==> branch maple <==
==> flow/design.v <==
module pe (
    input clk, en,
    input      [7:0] a, b,
    output reg [15:0] out
);
    always @(posedge clk) begin
        if (en) begin
            out <= a*b;
        end else begin  
            out <= 0;
        end
    end
endmodule
module cu_engine (
    input  clk, nrst,
    input  [71:0] filter, 
    input  [23:0] data_in,
    input  [ 8:0] pe_en_ctrl,
    output [15:0] pe_out
);
    reg [23:0] dff [0:1];
    wire [143:0] psum;
    pe pe00 (.clk(clk), .en(pe_en_ctrl[0]), .a(data_in[ 7: 0]), .b(filter[ 7: 0]), .out(psum[15: 0]));
    pe pe10 (.clk(clk), .en(pe_en_ctrl[1]), .a(data_in[15: 8]), .b(filter[15: 8]), .out(psum[31:16]));
    pe pe20 (.clk(clk), .en(pe_en_ctrl[2]), .a(data_in[23:16]), .b(filter[23:16]), .out(psum[47:32]));
    pe pe01 (.clk(clk), .en(pe_en_ctrl[3]), .a(dff[0][ 7: 0]), .b(filter[31:24]), .out(psum[63:48]));
    pe pe11 (.clk(clk), .en(pe_en_ctrl[4]), .a(dff[0][15: 8]), .b(filter[39:32]), .out(psum[79:64]));
    pe pe21 (.clk(clk), .en(pe_en_ctrl[5]), .a(dff[0][23:16]), .b(filter[47:40]), .out(psum[95:80]));
    pe pe02 (.clk(clk), .en(pe_en_ctrl[6]), .a(dff[1][ 7: 0]), .b(filter[55:48]), .out(psum[111: 96]));
    pe pe12 (.clk(clk), .en(pe_en_ctrl[7]), .a(dff[1][15: 8]), .b(filter[63:56]), .out(psum[127:112]));
    pe pe22 (.clk(clk), .en(pe_en_ctrl[8]), .a(dff[1][23:16]), .b(filter[71:64]), .out(psum[143:128]));
    always @(posedge clk) begin
        if (!nrst) begin
            dff[0] <= 0;
            dff[1] <= 0;
        end else begin
            dff[0] <= data_in;
            dff[1] <= dff[0]; 
        end
    end
    assign pe_out = psum[15:0] + psum[31:16] + psum[47:32] + psum[63:48] + psum[79:64] + psum[95:80] + psum[111:96] + psum[127:112] + psum[143:128];
endmodule
==> flow/run.sh <==
#!/bin/bash
# the make line also repeats each setting of config.mk as NAME=value (left out here)
make -C /OpenROAD-flow-scripts/flow DESIGN_CONFIG=/design/flow/config.mk WORK_HOME=/design/flow/orfs CLKGATE_MAP_FILE= finish
==> flow/config.mk <==
export PLATFORM = sky130hd
export DESIGN_NAME = cu_engine
export DESIGN_NICKNAME = cu_engine
export VERILOG_FILES = /design/flow/design.v
export SDC_FILE = /design/flow/constraint.sdc
export NUM_CORES = 4
export LEC_CHECK = 0
export CAP_MARGIN = 20
export CELL_PAD_IN_SITES_DETAIL_PLACEMENT = 0
export CELL_PAD_IN_SITES_GLOBAL_PLACEMENT = 3
export CORE_ASPECT_RATIO = 0.91
export CORE_MARGIN = 3
export CORE_UTILIZATION = 60
export GPL_ROUTABILITY_DRIVEN = 0
export GPL_TIMING_DRIVEN = 1
export MAX_ROUTING_LAYER = met5
export MIN_ROUTING_LAYER = met1
export SLEW_MARGIN = 20
==> flow/constraint.sdc <==
create_clock -name core_clock -period 2.13 [get_ports {clk}]
set_input_delay 0.4260 -clock core_clock [delete_from_list [all_inputs] [get_ports {clk}]]
set_output_delay 0.4260 -clock core_clock [all_outputs]
set_load 0.01 [all_outputs]
==> inputs of branch tundra, as changes to branch maple <==
CELL_PAD_IN_SITES_DETAIL_PLACEMENT = unset   (was 0)
CELL_PAD_IN_SITES_GLOBAL_PLACEMENT = unset   (was 3)
CORE_ASPECT_RATIO = unset   (was 0.91)
CORE_MARGIN = 2   (was 3)
CORE_UTILIZATION = 11   (was 60)
GPL_ROUTABILITY_DRIVEN = unset   (was 0)
GPL_TIMING_DRIVEN = unset   (was 1)
MAX_ROUTING_LAYER = unset   (was met5)
MIN_ROUTING_LAYER = unset   (was met1)
==> flow/constraint.sdc (replaced) <==
create_clock -name core_clock -period 7.95 [get_ports {clk}]
set_input_delay 1.5900 -clock core_clock [delete_from_list [all_inputs] [get_ports {clk}]]
set_output_delay 1.5900 -clock core_clock [all_outputs]
set_load 0.01 [all_outputs]
==> inputs of branch umber, as changes to branch maple <==
ABC_AREA = 1   (was unset)
CELL_PAD_IN_SITES_DETAIL_PLACEMENT = unset   (was 0)
CELL_PAD_IN_SITES_GLOBAL_PLACEMENT = unset   (was 3)
CORE_ASPECT_RATIO = unset   (was 0.91)
CORE_MARGIN = 2   (was 3)
CORE_UTILIZATION = 71   (was 60)
CTS_CLUSTER_SIZE = 100   (was unset)
GPL_ROUTABILITY_DRIVEN = unset   (was 0)
GPL_TIMING_DRIVEN = unset   (was 1)
MAX_ROUTING_LAYER = unset   (was met5)
MIN_ROUTING_LAYER = unset   (was met1)
PLACE_DENSITY = 0.37   (was unset)
==> flow/constraint.sdc (replaced) <==
create_clock -name core_clock -period 5.02 [get_ports {clk}]
set_input_delay 1.0040 -clock core_clock [delete_from_list [all_inputs] [get_ports {clk}]]
set_output_delay 1.0040 -clock core_clock [all_outputs]
set_load 0.01 [all_outputs]
==> inputs of branch delta, as changes to branch maple <==
CELL_PAD_IN_SITES_GLOBAL_PLACEMENT = 0   (was 3)
CORE_MARGIN = 2   (was 3)
CTS_CLUSTER_SIZE = 49   (was unset)
==> results.toml <==
# implementation run metrics
[synth]
synth_area_um2 = 28500
ys_seq_share_pct = 13.5
common_cells = "1252 x inv_1, 833 x nand2_1, 425 x fa_1"
synth.area.mux_share_pct = 0
ys_types = 30
ys_chip_area_um2 = 28500

[run_status]
violatedChecks = "negative setup slack"
run_status = "failed layout checks"

[floorplanning]
chipArea_um2 = 41700
die_h_um = 204
core_area_um2 = 39600

[sta]
layout_setup_ws_ps = -338
setup_viol = 11
That was branch umber.
==> results.toml <==
# implementation run metrics
[run_status]
run_status = "failed layout checks"
violatedChecks = "negative setup slack"

[sta]
layout_setup_ws_ps = -3020
setup_viol = 130

[routing]
remaining_drc_errors = 0

[synth]
ys_chip_area_um2 = 26800
synth_area_um2 = 26800
common_cells = "609 x inv_1, 556 x and2_1, 425 x fa_1"
simple_gate_share_pct = 18.9
ys_seq_share_pct = 14.3
ys_types = 55
synth.area.mux_share_pct = 0.229

[floorplanning]
chipArea_um2 = 46400
die_h_um = 206
core_area_um2 = 43900
That was branch delta.
==> results.toml <==
# implementation run metrics
[synth]
synth_area_um2 = 26800
ys_seq_share_pct = 14.3
ys_types = 55
common_cells = "609 x inv_1, 556 x and2_1, 425 x fa_1"
ys_chip_area_um2 = 26800
synth.area.mux_share_pct = 0.229

[power]
ir_worst_vdd_uv = 799
p_seq_share_pct = 10.8
power_switching_w = 0.00577

[worst_setup_path]
crit_top_cell = "fa_1"

[floorplanning]
core_area_um2 = 243000
die_h_um = 498
chipArea_um2 = 248000

[global_route]
use_met2_pct = 10.3

[run_status]
run_status = "complete, no violations"

[sta]
layout_setup_ws_ps = 660
That was branch tundra.
==> results.toml <==
# implementation run metrics
[synth]
ys_chip_area_um2 = 26800
ys_cells = 2853
ys_seq_share_pct = 14.3
ys_types = 55
common_cells = "609 x inv_1, 556 x and2_1, 425 x fa_1"
synthAoiAreaFrac_pct = 7.64

[floorplanning]
core_area_um2 = 43900
die_h_um = 208
chipArea_um2 = 47300

[run_status]
run_status = "did not finish"
stop_stage = "3_1_place_gp_skip_io"
first-error = "[ERROR GPL-0301] Utilization 120.016 % exceeds 100%."
That was branch maple.

---

==> job 4990: inputs <==
RTL: the design.v shown in full above, as it stands there.
Settings: LEC_CHECK=0, ABC_AREA=0, CAP_MARGIN=0, CELL_PAD_IN_SITES_DETAIL_PLACEMENT=1, CELL_PAD_IN_SITES_GLOBAL_PLACEMENT=0, CORE_MARGIN=5, CORE_UTILIZATION=24, CTS_CLUSTER_DIAMETER=399, GPL_ROUTABILITY_DRIVEN=0, HOLD_SLACK_MARGIN=0.2, MAX_ROUTING_LAYER=met4, MIN_ROUTING_LAYER=met1, PLACE_DENSITY=0.58, SETUP_SLACK_MARGIN=2.18, SLEW_MARGIN=5; clock period 8.76 ns.
run.sh (not shown) runs the stock make flow with config.mk's settings and CLKGATE_MAP_FILE=.
==> inputs of job 2237, as changes to job 4990 <==
Settings changed: ABC_AREA 0 to unset, CAP_MARGIN 0 to 20, CELL_PAD_IN_SITES_DETAIL_PLACEMENT 1 to unset, CELL_PAD_IN_SITES_GLOBAL_PLACEMENT 0 to unset, CORE_MARGIN 5 to 2, CORE_UTILIZATION 24 to 50, CTS_CLUSTER_DIAMETER 399 to 148, CTS_CLUSTER_SIZE set to 98, GPL_ROUTABILITY_DRIVEN 0 to unset, HOLD_SLACK_MARGIN 0.2 to unset, MAX_ROUTING_LAYER met4 to unset, MIN_ROUTING_LAYER met1 to unset, PLACE_DENSITY 0.58 to 0.42, SETUP_SLACK_MARGIN 2.18 to unset, SLEW_MARGIN 5 to 20.
==> flow/constraint.sdc (replaced) <==
create_clock -name core_clock -period 6.2 [get_ports {clk}]
set_input_delay 1.2400 -clock core_clock [delete_from_list [all_inputs] [get_ports {clk}]]
set_output_delay 1.2400 -clock core_clock [all_outputs]
set_load 0.01 [all_outputs]
==> results <==
| metric | job 2237 | job 4990 |
|---|---|---|
| Actual transition at the worst max-transition pin | 0.556 ns | 1.01 ns |
| Pre-CTS setup slack | -0.0578 ns | 1.66 ns |
| CP bufs+invs | 3 | 5 |
| Number of vias per cell after detailed routing | 5.12 | 4.30 |
| Clock tree cell share of total cell area | 2.18% | 1.88% |
| CTS resizes | 14 | 45 |
| Data required time at the worst endpoint | 4.96 ns | 7.01 ns |
| Clock slew seen by the registers of the worst setup and hold paths | 0.08 ns | 0.07 ns |
| Tool warnings | 30 | 28 |
| Height of the die | 236 um | 344 um |
| Met1 global-route usage | 30.6% | 16.6% |
| Outcome | timing/DRC/antenna clean | timing/DRC/antenna clean |
| Part of the total power dissipated in combinational logic | 78.8% | 82.6% |
| Routing usage on met2 | 41.8% | 22.9% |
| Horizontal die dimension | 236 um | 344 um |
| Area overhead of the layout relative to synthesis | 10.7% | 14.4% |
| Power share of the clock group | 9.2% | 7.3% |
| Area used by multi-input combinational logic | 20700 um2 | 20800 um2 |
| M1 WL | 27500 um | 32900 um |
| Iter 0 DRT Violations | 616 | 739 |

---

==> lagoon <==
// cu_engine: RTL as listed in full above, without the edits since
clock: 3.55 ns
lec_check: 0
abc_area: 1
cap_margin: 20
cell_pad_in_sites_detail_placement: 0
cell_pad_in_sites_global_placement: 3
core_aspect_ratio: 0.91
core_margin: 2
core_utilization: 16
cts_cluster_diameter: 222
cts_cluster_size: 98
gpl_routability_driven: 0
gpl_timing_driven: 0
max_routing_layer: met5
min_routing_layer: met1
setup_slack_margin: 0.59
slew_margin: 0
tns_end_percent: 15
==> xenon: changes against lagoon <==
Settings changed: CAP_MARGIN 20 to 15, CORE_UTILIZATION 16 to 25, CTS_CLUSTER_DIAMETER 222 to 285, CTS_CLUSTER_SIZE 98 to default, GPL_TIMING_DRIVEN 0 to 1, MAX_ROUTING_LAYER met5 to met4, MIN_ROUTING_LAYER met1 to met2, SETUP_SLACK_MARGIN 0.59 to 0.21, SLEW_MARGIN 0 to 20, TNS_END_PERCENT 15 to 60.
==> flow/constraint.sdc (replaced) <==
create_clock -name core_clock -period 10.6 [get_ports {clk}]
set_input_delay 2.1200 -clock core_clock [delete_from_list [all_inputs] [get_ports {clk}]]
set_output_delay 2.1200 -clock core_clock [all_outputs]
set_load 0.01 [all_outputs]
==> comparison table <==
| quantity | xenon | lagoon |
|---|---|---|
| Result of the run | complete, no violations | finished with violations |
| Reasons for failing layout checks | - | setup timing |
| Layout non-clock buf frac | 0.0389 | 0.0577 |
| Relative area change from synthesis to final layout | 11.1% | 25.1% |
| Fin Clk Skew | 0.0240 ns | 0.0125 ns |
| Depth of the most critical reg-to-reg path | 14 | 18 |
| Die width | 358 um | 446 um |
| Resize count post-CTS | 0 | 553 |
| Terminating pin of the worst hold path | dff[1][15] | dff[0][0] |
| Total track usage | 0.251 | 0.104 |
| Power attributed to sequential cells | 0.935 mW | 2.68 mW |
| Pre-Repair DR Iteration Count | 7 | 5 |
| CP arrival | 5.53 ns | 4.46 ns |
| Hold Path Origin | dff[0][15] | data_in[0] |
| Headroom to the max-slew limit | 0.504 | 0.392 |
| Total via count after detailed routing | 30200 | 21900 |
| Met3 Wirelength | 38900 um | 1550 um |
| Met1 layer wirelength in the final routing | 0 um | 44800 um |
| Vertical die dimension | 326 um | 407 um |
| Detailed Place HPWL | 73200 um | 77600 um |

---

==> v3 <==
RTL: the design.v shown in full above, as it stands there.
export LEC_CHECK = 0
export ABC_AREA = 1
export CAP_MARGIN = 20
export CELL_PAD_IN_SITES_DETAIL_PLACEMENT = 0
export CELL_PAD_IN_SITES_GLOBAL_PLACEMENT = 3
export CORE_ASPECT_RATIO = 0.78
export CORE_MARGIN = 2
export CORE_UTILIZATION = 32
export CTS_CLUSTER_DIAMETER = 222
export CTS_CLUSTER_SIZE = 98
export GPL_ROUTABILITY_DRIVEN = 0
export GPL_TIMING_DRIVEN = 0
export MAX_ROUTING_LAYER = met5
export MIN_ROUTING_LAYER = met1
export PLACE_DENSITY = 0.38
export SETUP_SLACK_MARGIN = -0.33
export SLEW_MARGIN = 0
export TNS_END_PERCENT = 15
create_clock -name core_clock -period 3.55 [get_ports {clk}]
==> v11 (differences from v3) <==
==> flow/config.mk (replaced) <==
export PLATFORM = sky130hd
export DESIGN_NAME = cu_engine
export DESIGN_NICKNAME = cu_engine
export VERILOG_FILES = /design/flow/design.v
export SDC_FILE = /design/flow/constraint.sdc
export NUM_CORES = 4
export LEC_CHECK = 0
export ABC_AREA = 1
export CAP_MARGIN = 20
export CORE_MARGIN = 2
export CORE_UTILIZATION = 68
export PLACE_DENSITY = 0.36
export SLEW_MARGIN = 20
==> flow/constraint.sdc (replaced) <==
create_clock -name core_clock -period 6.8 [get_ports {clk}]
set_input_delay 1.3600 -clock core_clock [delete_from_list [all_inputs] [get_ports {clk}]]
set_output_delay 1.3600 -clock core_clock [all_outputs]
set_load 0.01 [all_outputs]
==> v22 (differences from v3) <==
--- a/flow/config.mk
+++ b/flow/config.mk
@@ -5,11 +5,10 @@
 export SDC_FILE = /design/flow/constraint.sdc
 export NUM_CORES = 4
 export LEC_CHECK = 0
-export ABC_AREA = 1
 export CAP_MARGIN = 20
 export CELL_PAD_IN_SITES_DETAIL_PLACEMENT = 0
 export CELL_PAD_IN_SITES_GLOBAL_PLACEMENT = 3
-export CORE_ASPECT_RATIO = 0.78
+export CORE_ASPECT_RATIO = 0.91
 export CORE_MARGIN = 2
 export CORE_UTILIZATION = 32
 export CTS_CLUSTER_DIAMETER = 222
@@ -18,7 +17,6 @@
 export GPL_TIMING_DRIVEN = 0
 export MAX_ROUTING_LAYER = met5
 export MIN_ROUTING_LAYER = met1
-export PLACE_DENSITY = 0.38
 export SETUP_SLACK_MARGIN = -0.33
 export SLEW_MARGIN = 0
 export TNS_END_PERCENT = 15
==> ci_impl_report.md <==
### Metrics collected by this job

| Metric | Value |
|---|---|
| Row count | `101` |
| Final setup viols | `99` |
| AND/OR/NAND/NOR Cells, Area Fraction | `18.86%` |
| SO Faults | `setup timing` |
| Vias/cell | `4.643` |
| Post-DP HPWL | `60990 um` |
| Fin worst setup slack | `-2033 ps` |
| Slew @ Worst Pin | `708.9 ps` |
| Peak fanout along the critical path | `2` |
| Post-route design area | `0.03074 mm2` |
| Status | `finished with violations` |
| Crit path cell chain | `inv_2 -> fa_2 -> inv_2 -> fa_1 -> fa_1 -> inv_1 -> fa_1 -> inv_2 -> ha_4 -> fa_2 -> a211oi_2 -> o211ai_1 -> a41oi_2 -> o21bai_2 -> a21oi_2 -> xnor2_2 -> buf_2` |
the above is filed under v22

==> ci_impl_report.md <==
### Metrics collected by this job

| Metric | Value |
|---|---|
| Status | `finished with violations` |
| SO Faults | `setup timing` |
| Row count | `96` |
| Post-DP HPWL | `67720 um` |
| Fin worst setup slack | `-1537 ps` |
| Post-route design area | `0.03257 mm2` |
| Slew @ Worst Pin | `865.0 ps` |
| Final setup viols | `96` |
the above is filed under v3

==> ci_impl_report.md <==
### Metrics collected by this job

| Metric | Value |
|---|---|
| Fin worst setup slack | `266.8 ps` |
| Post-DP HPWL | `55950 um` |
| Crit path cell chain | `inv_1 -> fa_1 -> inv_1 -> fa_1 -> fa_1 -> inv_1 -> fa_1 -> inv_1 -> ha_1 -> a21o_1 -> a31oi_1 -> nand3_1 -> a21oi_2 -> xor2_1 -> clkdlybuf4s50_1` |
| Slew @ Worst Pin | `1084 ps` |
| Peak fanout along the critical path | `5` |
| Final setup viols | `0` |
| Status | `finished clean` |
| Row count | `74` |
the above is filed under v11

Power is estimated from default activity; no workload was simulated.
